job 370:
==> flow/design.v (excerpt) <==
module battleship(
input wire clk,
input wire rst,  
input wire ARDUINO_A0,    
input wire ARDUINO_A1,    
input wire ARDUINO_A2,    
input wire ARDUINO_A3,    
output reg ARDUINO_IO0,   
output reg ARDUINO_IO1,   
output reg ARDUINO_IO2,   
output reg ARDUINO_IO6,   
output reg ARDUINO_IO7,   
output reg ARDUINO_IO8,   
output reg ARDUINO_IO9,   
output reg ARDUINO_IO10,  
output reg ARDUINO_IO11,  
output reg ARDUINO_A4,  
output reg ARDUINO_A5,  
output reg PMOD1_D0_P,  
output reg PMOD1_D0_N,  
output reg PMOD1_D1_P,  
output reg PMOD1_D1_N,  
output reg PMOD1_D2_P,  
output reg PMOD1_D2_N,  
output reg PMOD2_D0_P,  
output reg PMOD2_D0_N,  
output reg PMOD2_D1_P,  
output reg PMOD2_D2_P,  
output reg PMOD2_D2_N,  
output reg PMOD2_D3_P,  
output reg ARDUINO_IO3,   
output reg ARDUINO_IO4,   
output reg ARDUINO_IO5    
);
Size: about 1200 cells after synthesis, ~190 flip-flops, about 9600 µm² of cells after synthesis.
Settings: LEC_CHECK=0, CAP_MARGIN=0, CORE_MARGIN=2, CORE_UTILIZATION=72, CTS_CLUSTER_DIAMETER=370, CTS_CLUSTER_SIZE=36, MAX_ROUTING_LAYER=met4, MIN_ROUTING_LAYER=met1, SETUP_SLACK_MARGIN=1.33, SLEW_MARGIN=20; clock period 4.6 ns.
run.sh (not shown) runs the stock make flow with config.mk's settings and CLKGATE_MAP_FILE=.
## Diff of input files: job 2887 against job 370
- CORE_MARGIN: 2 -> 10
- CORE_UTILIZATION: 72 -> 52
- CORE_ASPECT_RATIO: unset -> 0.5
- SETUP_SLACK_MARGIN: 1.33 -> 1.26
- PLACE_DENSITY_LB_ADDON: unset -> 0.03
- CAP_MARGIN: 0 -> 20
- CTS_CLUSTER_DIAMETER: 370 -> 63
- CTS_CLUSTER_SIZE: 36 -> 45
==> comparison <==
- Die outline width in job 2887 is 93 µm above job 370.
- Switching power: job 2887 > job 370
- Job 2887 falls short of job 370 in clock period minus worst slack.
- Compared with job 370, job 2887 has less setup slack.
Edits applied to the flow inputs when going from job 2887 to job 739:
- changing CORE_UTILIZATION from 52 to 72
- setting ABC_AREA to 1 for the first time
- changing CORE_MARGIN from 10 to 2
- removing SETUP_SLACK_MARGIN (formerly 1.26)
- removing CORE_ASPECT_RATIO (formerly 0.5)
- changing the clock period (ns, I/O delays scaled along) from 4.6 to 3.11
==> results <==
In job 739 relative to job 2887, net count of the mapped netlist had gone up by more than a quarter. Compared to job 2887, job 739 has fraction of power consumed by the clock network 1.2 points lower. Total global-route track usage (lower): job 2887. For the instance area after placement, job 739 came in about 9% higher than job 2887 did. Job 2887 → job 739: detailed placement HPWL went up; worst max-slew margin expressed relative to the limit now larger; post-CTS setup-driven buffer insertion count decreased by 19 relative to the old numbers. Number of DRC markers in iteration 0: job 739 > job 2887. When job 739 is set beside job 2887, its power per cell area turns out to be about 40% larger. Looking at part of the Yosys area used for sequential elements, job 739 sits below job 2887.
Edits applied to the flow inputs when going from job 739 to job 5851:
- putting PLACE_DENSITY at 0.35 where nothing was set
- putting SETUP_SLACK_MARGIN at 0.93 where nothing was set
- putting HOLD_SLACK_MARGIN at -0.1 where nothing was set
- clearing PLACE_DENSITY_LB_ADDON, which used to be 0.03
Job 5851 did not run to completion, as it errored out during global routing.
Area fraction in full adders, half adders and majority gates across job 739 and job 5851: no real change.
The quantity of gates resized following cts in job 5851 sits 127 above the value recorded for job 739.
Job 5851 against job 739: floorplan utilization level; setup fix buffers added after clock tree synthesis moved up; post-place setup slack now sits higher.
diff inputs: job 5851 => job 5684
- clearing HOLD_SLACK_MARGIN, which used to be -0.1
- clearing SETUP_SLACK_MARGIN, which used to be 0.93
- swapping 45 for 93 in CTS_CLUSTER_SIZE
- putting TNS_END_PERCENT at 40 where nothing was set
- swapping 3.11 for 2.58 in the clock period (ns, I/O delays scaled along)
## What came out
- The flow completed for job 5684, but it is not clean: the layout still shows setup timing.
- Job 5684 vs job 5851: area of placed instances up by a few percent
- | synthesized area divided by synthesized cell count | job 5684 vs job 5851 | ≈ equal |
- Taking job 5851 as the reference, in job 5684 area after synthesis comparable; worst slack at placement now smaller; number of placed cells counting well taps now larger.
- [compare] base=job 5851 new=job 5684: total of cells resized after clock tree synthesis moved down; total nets after synthesis level.
- Job 5684: final RePlAce weighted congestion about 5% above job 5851
- Re number of buffers inserted to repair setup after CTS: job 5684 and job 5851 aren't equal, and the lower value belongs to job 5684.
- Comparing job 5684 against job 5851, there is no change at all in deepest clock path buffer count.
#### Input delta (job 3075 over job 5684)
- removing MIN_ROUTING_LAYER (formerly met1)
- removing CTS_CLUSTER_DIAMETER (formerly 63)
- removing PLACE_DENSITY (formerly 0.35)
- removing CTS_CLUSTER_SIZE (formerly 93)
- removing TNS_END_PERCENT (formerly 40)
- removing MAX_ROUTING_LAYER (formerly met4)
- changing the clock period (ns, I/O delays scaled along) from 2.58 to 4.21
==> comparison <==
Every stage of the flow completed for job 3075, and the final layout passed the timing, DRC and antenna checks.
Re clock network power: job 3075 is 38% down on job 5684.
The final reports for job 3075 and job 5684 show routed wire length lower in the former.
Diff job 5684 and job 3075: synthesis-to-finish area growth higher in job 5684
Summary of job 3075 over job 5684: final-layout worst hold slack moved up, relative contribution of combinational cells to total power decreased by 0.5 points relative to the old numbers.
Of the two candidates, job 5684 has the worse final critical-path setup slack and job 3075 the better one.
In job 3075 the highest fanout seen on the critical path turned out 8 higher than in job 5684.
Instance count on the critical path, job 5684 and job 3075: larger value in job 5684

* * *

Setup of job 8751:
Starting RTL as in the previous note.
Settings: LEC_CHECK=0, ABC_AREA=1, CAP_MARGIN=20, CORE_MARGIN=2, CORE_UTILIZATION=72, CTS_CLUSTER_DIAMETER=63, CTS_CLUSTER_SIZE=45, HOLD_SLACK_MARGIN=0.29, MAX_ROUTING_LAYER=met4, MIN_ROUTING_LAYER=met1, PLACE_DENSITY_LB_ADDON=0.03, SETUP_SLACK_MARGIN=0.84, SLEW_MARGIN=20, TNS_END_PERCENT=40; clock period 3.02 ns.
From the logs: job 8751 reached the end of the flow and failed the layout checks with negative setup slack.
Edits applied to the flow inputs when going from job 8751 to job 1556:
- clearing TNS_END_PERCENT, which used to be 40
- swapping 0.84 for 1.26 in SETUP_SLACK_MARGIN
- swapping 72 for 52 in CORE_UTILIZATION
- clearing ABC_AREA, which used to be 1
- clearing HOLD_SLACK_MARGIN, which used to be 0.29
- swapping 3.02 for 4.6 in the clock period (ns, I/O delays scaled along)
Notes after the runs:
- Job 1556 finished all stages; the layout is clean.
- Compared to job 8751, job 1556 has latest clock arrival within the worst-skew pair 0.03 ns lower.
- Compared with job 8751, job 1556 shows a lower cell-internal power.
- Comparing area occupied by registers for job 8751 and job 1556, the smaller number came from job 1556.
- Taking job 8751 as the reference, in job 1556 buffering overhead down 1.9 points; critical path arrival went down 0.03 ns.
- Job 8751 → job 1556: via count now sits lower; flop share of the area picked up an extra 5.2 points.
- The die of job 1556 is larger than the one used in job 8751.
Edits applied to the flow inputs when going from job 1556 to job 2493:
- SLEW_MARGIN changed from 20 to 35
- CORE_UTILIZATION changed from 52 to 72
- PLACE_DENSITY_LB_ADDON removed (was 0.03)
- CTS_CLUSTER_SIZE changed from 45 to 36
- CAP_MARGIN changed from 20 to 0
- CTS_CLUSTER_DIAMETER changed from 63 to 28
==> results <==
NOTE: width of the die in job 2493 falls short of that of job 1556. Diff job 1556 -> job 2493: leakage power shows an increase of about 2%, die size shows a reduction of about 27%, met1 global-route usage shows an increase of 11 points. Job 2493 ended up with a lower largest fanout of any net on the critical path than job 1556 did. Job 2493: flow completed, timing, DRC and antenna clean. Re violation tally from detailed-route iteration zero: job 2493 is 543 up on job 1556. Compared with job 1556, job 2493 shows tap cell count that has gone down by more than 10%. In job 2493, worst setup slack is lower than in job 1556.
Changes in job 7062 relative to job 2493:
- a change of CTS_CLUSTER_SIZE from 36 to 98
- a change of CORE_UTILIZATION from 72 to 52
- a change of CAP_MARGIN from 0 to 20
- a change of CTS_CLUSTER_DIAMETER from 28 to 333
- a change of SLEW_MARGIN from 35 to 20
- an added PLACE_DENSITY of 0.83
Results
Job 7062 -> job 2493: final global-route overflow total delta 0, exact match
Comparing job 7062 and job 2493, the higher number of setup buffers added after CTS was measured on job 7062.
Looking only at number of fill cells in the layout, and setting everything else aside, the higher value of job 7062 and job 2493 goes to job 7062.
Job 7062 has maximum number of pins on one net before global-route repair below what job 2493 had.
NOTE area inside the core boundary job 2493->job 7062 increased by more than a quarter
Looking at total power draw across both flows, job 7062 is the stronger of the two, with job 2493 trailing.
Comparing actual transition at the worst max-transition pin for job 7062 and job 2493, the smaller number came from job 2493.
Worst-case setup margin in the final layout was higher in job 7062 than in job 2493.
[compare] base=job 2493 new=job 7062: utilization after layout shows a reduction of 24 points; switching fraction of total power shows an increase of 2.2 points; area growth from synthesis to layout shows a reduction of 0.80 points.
Power figures rest on the tool's default switching activity, not on a simulated workload.
